==> xenon <==
Design SimpleCPU, start of the top module:
module SimpleCPU(clk, rst, data_fromRAM, wrEn, addr_toRAM, data_toRAM, pCounter);
clock: 8.92 ns
lec_check: 0
abc_area: 1
cap_margin: 25
cell_pad_in_sites_global_placement: 2
core_aspect_ratio: 0.83
core_margin: 9
core_utilization: 24
cts_cluster_size: 77
gpl_routability_driven: 1
gpl_timing_driven: 0
max_routing_layer: met5
place_density_lb_addon: 0.12
setup_slack_margin: -0.01
slew_margin: 30
tns_end_percent: 20
run.sh (not shown) runs the stock make flow with config.mk's settings and CLKGATE_MAP_FILE=.
==> inputs of amber, as changes to xenon <==
- CAP_MARGIN: 25 -> 0
- CELL_PAD_IN_SITES_GLOBAL_PLACEMENT: 2 -> default
- CORE_ASPECT_RATIO: 0.83 -> default
- CORE_MARGIN: 9 -> 2
- CORE_UTILIZATION: 24 -> 72
- CTS_CLUSTER_DIAMETER: default -> 357
- CTS_CLUSTER_SIZE: 77 -> 21
- GPL_ROUTABILITY_DRIVEN: 1 -> default
- GPL_TIMING_DRIVEN: 0 -> default
- MAX_ROUTING_LAYER: met5 -> default
- PLACE_DENSITY: default -> 0.4
- PLACE_DENSITY_LB_ADDON: 0.12 -> default
- SETUP_SLACK_MARGIN: -0.01 -> 0.52
- SLEW_MARGIN: 30 -> 20
- TNS_END_PERCENT: 20 -> default
==> flow/constraint.sdc (replaced) <==
create_clock -name core_clock -period 3.6 [get_ports {clk}]
set_input_delay 0.7200 -clock core_clock [delete_from_list [all_inputs] [get_ports {clk}]]
set_output_delay 0.7200 -clock core_clock [all_outputs]
set_load 0.01 [all_outputs]
==> comparison <==
In area after synthesis, amber and xenon do not differ. amber did not get past clock tree synthesis (4_1_cts) with DPL-0033. xenon completed, yet does not pass: negative setup slack. In synthesized cell count, amber and xenon do not differ. The die area of xenon is 3.2 times that of amber.
==> figures <==
metric	xenon	amber
Total die area	0.1961 mm²	0.06213 mm²
Post-place instance area	0.04785 mm²	0.05377 mm²
Status	complete, but fails checks	aborted with a tool error
Stage where the flow stopped	-	clock tree synthesis (4_1_cts)
Violated checks	negative setup slack	-
Horizontal die size	484.3 µm	249.3 µm
Post-synth EDFFs	0	0
Placed cell count	9023	8218
Number of port buffers	85	86
Row cnt	141	89
Area of the placeable core	0.1787 mm²	0.05924 mm²
Final weighted congestion in routability-driven placement	1.009	1.334
Post-placement setup slack	-5108 ps	-5278 ps
Placed wire-length estimate	265600 µm	174400 µm
Starting Density	0.2423	0.7310
Die height	405 µm	249.3 µm

==> v17: inputs <==
SimpleCPU again, from the RTL that the note above started with.
==> flow/config.mk <==
export PLATFORM = sky130hd
export DESIGN_NAME = SimpleCPU
export DESIGN_NICKNAME = SimpleCPU
export VERILOG_FILES = /design/flow/design.v
export SDC_FILE = /design/flow/constraint.sdc
export NUM_CORES = 4
export LEC_CHECK = 0
export CAP_MARGIN = 20
export CORE_MARGIN = 2
export CORE_UTILIZATION = 65
export HOLD_SLACK_MARGIN = -0.09
export SETUP_SLACK_MARGIN = -0.79
export SLEW_MARGIN = 20
export TNS_END_PERCENT = 5
==> flow/constraint.sdc <==
create_clock -name core_clock -period 10.9 [get_ports {clk}]
set_input_delay 2.1800 -clock core_clock [delete_from_list [all_inputs] [get_ports {clk}]]
set_output_delay 2.1800 -clock core_clock [all_outputs]
set_load 0.01 [all_outputs]
==> inputs of v16, as changes to v17 <==
Settings changed: ABC_AREA set to 1, CAP_MARGIN 20 to 40, CORE_UTILIZATION 65 to 72, CTS_CLUSTER_DIAMETER set to 56, CTS_CLUSTER_SIZE set to 21, HOLD_SLACK_MARGIN -0.09 to not set, PLACE_DENSITY set to 0.4, SETUP_SLACK_MARGIN -0.79 to 0.52, TNS_END_PERCENT 5 to not set.
==> flow/constraint.sdc (replaced) <==
create_clock -name core_clock -period 3.6 [get_ports {clk}]
set_input_delay 0.7200 -clock core_clock [delete_from_list [all_inputs] [get_ports {clk}]]
set_output_delay 0.7200 -clock core_clock [all_outputs]
set_load 0.01 [all_outputs]
==> comparison table <==
	v17	v16
Result of the run	did not finish	did not finish
Failing step	global routing (5_1_grt)	clock tree synthesis (4_1_cts)
Number of nets at floorplan	6334	7554
Total core area	63100 um^2	59200 um^2
Die Span Y	256 um	249 um
DIE AREA	65700 um^2	62100 um^2
Basic-gate share of the synthesized area counting and, or, nand and nor cells	19.3%	24.4%
Count of instantiated cells in the yosys netlist	5341	6561
Post-synthesis area per instance	7.75 um^2	6.60 um^2
Number of placed instances with taps included	6504	8219
Yosys synthesis chip area	41400 um^2	43300 um^2
Half-perimeter wire length after placement	175000 um	174000 um
Cell area after placement	46700 um^2	53800 um^2
Count of standard-cell rows	92	89
Top cell area share	33.0%	31.5%
XOR/XNOR share of the synthesized area	3.74%	2.53%
Multiplexer share	4.86%	0.139%
Synth Instances	5341	6561
Aoi/oai-family share of the synthesized area	15.9%	13.0%

==> job 7008: inputs <==
SimpleCPU again, from the RTL that the note above started with.
Design SimpleCPU, start of the top module:
module SimpleCPU(clk, rst, data_fromRAM, wrEn, addr_toRAM, data_toRAM, pCounter);
make LEC_CHECK=0 CAP_MARGIN=5 CORE_MARGIN=2 CORE_UTILIZATION=61 CTS_CLUSTER_DIAMETER=340 GPL_ROUTABILITY_DRIVEN=1 SETUP_SLACK_MARGIN=0.36 SLEW_MARGIN=30 TNS_END_PERCENT=30 finish   # period 10.7 ns
==> job 5111: changes against job 7008 <==
==> flow/config.mk (replaced) <==
export PLATFORM = sky130hd
export DESIGN_NAME = SimpleCPU
export DESIGN_NICKNAME = SimpleCPU
export VERILOG_FILES = /design/flow/design.v
export SDC_FILE = /design/flow/constraint.sdc
export NUM_CORES = 4
export LEC_CHECK = 0
export CAP_MARGIN = 20
export CORE_MARGIN = 2
export CORE_UTILIZATION = 40
export SLEW_MARGIN = 20
==> flow/constraint.sdc (replaced) <==
create_clock -name core_clock -period 14.0 [get_ports {clk}]
set_input_delay 2.8000 -clock core_clock [delete_from_list [all_inputs] [get_ports {clk}]]
set_output_delay 2.8000 -clock core_clock [all_outputs]
set_load 0.01 [all_outputs]
==> job 8457: changes against job 7008 <==
==> flow/config.mk (replaced) <==
export PLATFORM = sky130hd
export DESIGN_NAME = SimpleCPU
export DESIGN_NICKNAME = SimpleCPU
export VERILOG_FILES = /design/flow/design.v
export SDC_FILE = /design/flow/constraint.sdc
export NUM_CORES = 4
export LEC_CHECK = 0
export CAP_MARGIN = 20
export CORE_MARGIN = 2
export CORE_UTILIZATION = 40
export CTS_CLUSTER_DIAMETER = 325
export GPL_ROUTABILITY_DRIVEN = 0
export MAX_ROUTING_LAYER = met4
export MIN_ROUTING_LAYER = met2
export SLEW_MARGIN = 20
==> flow/constraint.sdc (replaced) <==
create_clock -name core_clock -period 14.0 [get_ports {clk}]
set_input_delay 2.8000 -clock core_clock [delete_from_list [all_inputs] [get_ports {clk}]]
set_output_delay 2.8000 -clock core_clock [all_outputs]
set_load 0.01 [all_outputs]
==> job 2894: changes against job 7008 <==
==> flow/config.mk (replaced) <==
export PLATFORM = sky130hd
export DESIGN_NAME = SimpleCPU
export DESIGN_NICKNAME = SimpleCPU
export VERILOG_FILES = /design/flow/design.v
export SDC_FILE = /design/flow/constraint.sdc
export NUM_CORES = 4
export LEC_CHECK = 0
export CAP_MARGIN = 20
export CORE_MARGIN = 2
export CORE_UTILIZATION = 61
export SETUP_SLACK_MARGIN = 3.34
export SLEW_MARGIN = 20
export TNS_END_PERCENT = 5
==> flow/constraint.sdc (replaced) <==
create_clock -name core_clock -period 11.5 [get_ports {clk}]
set_input_delay 2.3000 -clock core_clock [delete_from_list [all_inputs] [get_ports {clk}]]
set_output_delay 2.3000 -clock core_clock [all_outputs]
set_load 0.01 [all_outputs]
==> comparison <==
Against job 5111, the clock-buffer cell count of job 7008 is lower by 1. In area after synthesis, job 5111 and job 8457 do not differ. In synthesized cell count, job 8457 and job 2894 do not differ. Job 8457 died in global routing. Job 2894 stopped in global routing with ODB-0269. Job 7008 finished but fails on negative setup slack. Job 5111 ran to the end with no violations. In flip-flop count, job 7008 and job 5111 do not differ. Of job 5111 and job 7008, job 5111 has the higher wire length (gap about 8%, measured against job 7008).
